== v44 ==
Design fifo, start of the top module:
module fifo#(parameter DEPTH = 16,
             parameter WIDTH = 16)(
  	input logic clk,
  	input logic rst,
  	input logic push_i,
    input logic [WIDTH-1:0] push_data_i,
  	input logic pop_i,
    output logic [WIDTH-1:0] pop_data_i,
    output logic fifo_full,
    output logic fifo_empty);
make LEC_CHECK=0 CAP_MARGIN=5 CELL_PAD_IN_SITES_GLOBAL_PLACEMENT=0 CORE_MARGIN=2 CORE_UTILIZATION=72 CTS_CLUSTER_SIZE=33 GPL_ROUTABILITY_DRIVEN=0 GPL_TIMING_DRIVEN=1 HOLD_SLACK_MARGIN=0.29 MIN_ROUTING_LAYER=met1 PLACE_DENSITY=0.39 SETUP_SLACK_MARGIN=-0.05 SLEW_MARGIN=40 finish   # period 1.91 ns
run.sh (not shown) runs the stock make flow with config.mk's settings and CLKGATE_MAP_FILE=.
Nothing crashed in v44 and all stages finished; the problem is that the final layout failed, the offending checks being setup timing.
### v44 -> v1
# v44
export LEC_CHECK = 0
export CAP_MARGIN = 5
export CELL_PAD_IN_SITES_GLOBAL_PLACEMENT = 0
export CORE_MARGIN = 2
export CORE_UTILIZATION = 72
export CTS_CLUSTER_SIZE = 33
export GPL_ROUTABILITY_DRIVEN = 0
export GPL_TIMING_DRIVEN = 1
export HOLD_SLACK_MARGIN = 0.29
export MIN_ROUTING_LAYER = met1
export PLACE_DENSITY = 0.39
export SETUP_SLACK_MARGIN = -0.05
export SLEW_MARGIN = 40
create_clock -name core_clock -period 1.91 [get_ports {clk}]
# v1
export LEC_CHECK = 0
export CAP_MARGIN = 20
export CELL_PAD_IN_SITES_GLOBAL_PLACEMENT = 0
export CORE_MARGIN = 2
export CORE_UTILIZATION = 72
export CTS_CLUSTER_SIZE = 35
export GPL_ROUTABILITY_DRIVEN = 0
export GPL_TIMING_DRIVEN = 1
export HOLD_SLACK_MARGIN = 0.29
export MIN_ROUTING_LAYER = met1
export PLACE_DENSITY = 0.39
export SLEW_MARGIN = 40
create_clock -name core_clock -period 1.93 [get_ports {clk}]
==> results <==
The flow for v1 finished, though final verification flagged setup timing.
v1 ends up with a clock power that is about 0.9% higher than in v44.
Summary: with v44 as the reference, routed length on met1 in v1 moved up by a little under 10%.
| fraction of area in clock buffers and inverters | v1 vs v44 | ≈ equal |
[diff] total power, v1 relative to v44: regression
Going from v44 to v1, number of buffers added for setup after CTS increased by 12 relative to the old numbers; count of instantiated cells in the yosys netlist closely matched the old numbers; first-pass GRT wire length increased by 9.5% relative to the old numbers; non-clock buffer count increased by 13 relative to the old numbers; setup slack after placement increased by 0.049 ns relative to the old numbers.
Count of clock-buffer cells in the layout for v1 is higher than for v44.
#### Input delta (v54 over v1)
# v1
export LEC_CHECK = 0
export CAP_MARGIN = 20
export CELL_PAD_IN_SITES_GLOBAL_PLACEMENT = 0
export CORE_MARGIN = 2
export CORE_UTILIZATION = 72
export CTS_CLUSTER_SIZE = 35
export GPL_ROUTABILITY_DRIVEN = 0
export GPL_TIMING_DRIVEN = 1
export HOLD_SLACK_MARGIN = 0.29
export MIN_ROUTING_LAYER = met1
export PLACE_DENSITY = 0.39
export SLEW_MARGIN = 40
create_clock -name core_clock -period 1.93 [get_ports {clk}]
# v54
export LEC_CHECK = 0
export CAP_MARGIN = 20
export CORE_MARGIN = 2
export CORE_UTILIZATION = 72
export CTS_CLUSTER_SIZE = 37
export SLEW_MARGIN = 20
create_clock -name core_clock -period 4.01 [get_ports {clk}]
## What came out
Taking v1 as the reference point, the data arrival time of the worst path of v54 rises by 0.94 ns.
Comparing v54 against v1, there is no change at all in chip footprint.
Flip-flop and latch area essentially unchanged between v54 and v1.
[compare] base=v1 new=v54: chip area in the Yosys report ~0 delta; routed length on met3 went down by about 70%; post-CTS setup repair buffer count down 31; number of inserted diodes lower.
v54: PASS, flow complete, no timing, DRC or antenna violations
Relative area of non-clock buffer cells in the final design was higher in the run labelled v1.
Relative to v1, count of clock-buffer cells in the layout decreased by 2 in v54.
### v54 -> v39
# v54
export LEC_CHECK = 0
export CAP_MARGIN = 20
export CORE_MARGIN = 2
export CORE_UTILIZATION = 72
export CTS_CLUSTER_SIZE = 37
export SLEW_MARGIN = 20
create_clock -name core_clock -period 4.01 [get_ports {clk}]
# v39
export LEC_CHECK = 0
export CAP_MARGIN = 20
export CORE_MARGIN = 2
export CORE_UTILIZATION = 72
export CTS_CLUSTER_SIZE = 30
export PLACE_DENSITY = 0.38
export SETUP_SLACK_MARGIN = 0.56
export SLEW_MARGIN = 20
create_clock -name core_clock -period 1.94 [get_ports {clk}]
[summary]
The flow for v39 finished, though final verification flagged setup timing. NOTE: global-route met2 utilization in v39 exceeds that of v54. Looking only at leakage power summed over all cells, and setting everything else aside, the higher value of v39 and v54 goes to v39. v39 reports a lower clock skew than v54 does. Between v39 and v54, post-CTS setup buffer count is lower for v54, v39 comes in above that. Re setup slack at placement: v39 is 1.07 ns down on v54. Compared with v54, v39 has less setup slack. Going from v54 to v39, placed standard-cell area grew by a little under 10%. Library cell contributing the largest single delay on the critical path = dfxtp_4: v39; library cell contributing the largest single delay on the critical path = and3_1: v54. Measured against each other, v39 and v54 differ in non-clock buffer count, the higher figure coming from v39.
Changes in v8 relative to v39:
# v39
export LEC_CHECK = 0
export CAP_MARGIN = 20
export CORE_MARGIN = 2
export CORE_UTILIZATION = 72
export CTS_CLUSTER_SIZE = 30
export PLACE_DENSITY = 0.38
export SETUP_SLACK_MARGIN = 0.56
export SLEW_MARGIN = 20
create_clock -name core_clock -period 1.94 [get_ports {clk}]
# v8
export LEC_CHECK = 0
export CAP_MARGIN = 20
export CELL_PAD_IN_SITES_GLOBAL_PLACEMENT = 0
export CORE_MARGIN = 2
export CORE_UTILIZATION = 72
export CTS_CLUSTER_DIAMETER = 231
export GPL_ROUTABILITY_DRIVEN = 0
export GPL_TIMING_DRIVEN = 1
export HOLD_SLACK_MARGIN = 0.16
export MIN_ROUTING_LAYER = met1
export PLACE_DENSITY = 0.38
export SLEW_MARGIN = 20
create_clock -name core_clock -period 2.92 [get_ports {clk}]
Notes after the runs:
v8 did not stop at any stage, and its layout met the timing, DRC and antenna checks. Complete run, failing final checks: v39, reason setup timing. A cell type of the slowest stage on the worst timing path of dfxtp_4 is what v39 shows, while dfxtp_1 belongs to v8. Summary of v8 over v39: total power decreased by 5900 uW relative to the old numbers, area added between synthesis and finish dropped 18 points, number of instances on the worst hold path saw an increase, final tally of setup violations dropped 271, global routing usage on met3 has decreased. Run comparison: v39 critical path class reg2out; v8 critical path class reg2reg. STATUS first-pass GRT wire length: v8 wins against v39.
Input-level comparison between v4 and v8:
# v8
export LEC_CHECK = 0
export CAP_MARGIN = 20
export CELL_PAD_IN_SITES_GLOBAL_PLACEMENT = 0
export CORE_MARGIN = 2
export CORE_UTILIZATION = 72
export CTS_CLUSTER_DIAMETER = 231
export GPL_ROUTABILITY_DRIVEN = 0
export GPL_TIMING_DRIVEN = 1
export HOLD_SLACK_MARGIN = 0.16
export MIN_ROUTING_LAYER = met1
export PLACE_DENSITY = 0.38
export SLEW_MARGIN = 20
create_clock -name core_clock -period 2.92 [get_ports {clk}]
# v4
export LEC_CHECK = 0
export CAP_MARGIN = 20
export CELL_PAD_IN_SITES_GLOBAL_PLACEMENT = 0
export CORE_MARGIN = 2
export CORE_UTILIZATION = 69
export GPL_ROUTABILITY_DRIVEN = 0
export GPL_TIMING_DRIVEN = 1
export HOLD_SLACK_MARGIN = 0.16
export MIN_ROUTING_LAYER = met1
export PLACE_DENSITY = 0.39
export SLEW_MARGIN = 20
create_clock -name core_clock -period 1.98 [get_ports {clk}]
Layout checks on v4: not met. Flow itself completed; violations: setup timing.
Between v8 and v4, the portion of total power attributed to combinational logic is higher for v4.
The switching power total of v4 exceeds that of v8 by 1200 uW.
Comparing v8 and v4, the higher clock network fraction of total power was measured on v8.
Critical path depth: higher on v4
Looking at non-clock buffer count across v8 and v4, the one that comes out lower is v8.
Cell area | v4 vs v8 | v4 larger
v4 against v8: via count of the first global-routing pass shows an increase of about 6%, total vias in the final route rose by 820, setup slack after placement decreased 0.48 ns.


Starting RTL as in the previous note.
## fifo
module fifo#(parameter DEPTH = 16,
             parameter WIDTH = 16)(
  	input logic clk,
  	input logic rst,
  	input logic push_i,
    input logic [WIDTH-1:0] push_data_i,
  	input logic pop_i,
    output logic [WIDTH-1:0] pop_data_i,
    output logic fifo_full,
    output logic fifo_empty);
clock: 4.96 ns
lec_check: 0
cap_margin: 15
cell_pad_in_sites_global_placement: 3
core_aspect_ratio: 0.52
core_margin: 2
core_utilization: 40
place_density_lb_addon: 0.07
slew_margin: 40
==> next run, changes <==
Settings changed: CAP_MARGIN 15 to 20, CELL_PAD_IN_SITES_GLOBAL_PLACEMENT 3 to unset, CORE_ASPECT_RATIO 0.52 to unset, CORE_UTILIZATION 40 to 62, CTS_CLUSTER_DIAMETER set to 292, PLACE_DENSITY set to 0.36, PLACE_DENSITY_LB_ADDON 0.07 to unset, SLEW_MARGIN 40 to 20.
Clock period 4.96 ns to 3.51 ns, I/O delays scaled along.
Routed wire length is lower by roughly a tenth.
Hold slack improves by 0.010 ns.
Total power is higher by well over a third.
==> next run, changes <==
Settings changed: CORE_UTILIZATION 62 to 72, CTS_CLUSTER_DIAMETER 292 to unset, CTS_CLUSTER_SIZE set to 30, PLACE_DENSITY 0.36 to unset, PLACE_DENSITY_LB_ADDON set to 0.12, SETUP_SLACK_MARGIN set to 0.55, SLEW_MARGIN 20 to 40.
Clock period 3.51 ns to 1.94 ns, I/O delays scaled along.
What happened:
- The changed run reached the layout checks and failed them: negative setup slack
- total power increases by 90%
- global-route usage went up by 16 points
- final area came out higher by 15%
- worst hold slack gains 0.032 ns
- area after synthesis is unchanged
- core utilization goes up by 23 points
- routed wire length rises by 61%
- worst setup slack degrades by 1.0 ns
- die size decreases by 14%


Starting RTL as in the previous note.
Settings: LEC_CHECK=0, CAP_MARGIN=20, CELL_PAD_IN_SITES_GLOBAL_PLACEMENT=0, CORE_MARGIN=2, CORE_UTILIZATION=70, GPL_ROUTABILITY_DRIVEN=0, GPL_TIMING_DRIVEN=1, HOLD_SLACK_MARGIN=0.16, MIN_ROUTING_LAYER=met1, PLACE_DENSITY=0.39, SLEW_MARGIN=20; clock period 1.98 ns.
The first run produced a layout that fails on setup timing.
Then changed:
- CELL_PAD_IN_SITES_GLOBAL_PLACEMENT: 0 -> not set
- CORE_UTILIZATION: 70 -> 66
- GPL_ROUTABILITY_DRIVEN: 0 -> not set
- GPL_TIMING_DRIVEN: 1 -> not set
- HOLD_SLACK_MARGIN: 0.16 -> not set
- MIN_ROUTING_LAYER: met1 -> not set
- PLACE_DENSITY: 0.39 -> not set
- clock period: 1.98 -> 2.66 ns (I/O delays scaled with it)
After rerunning:
- This time the run finished with timing, DRC and antenna clean
- global-route usage decreases by 8.1 points
- via count decreases by 13%
- critical path depth decreases by 2
- total power decreases by 28%
- final area decreases by 10%
- cell count decreases by 5.5%
- routed wire length decreases by 25%
- synthesized area does not change
- worst setup slack gains 0.52 ns
Power and IR drop assume default switching activity.
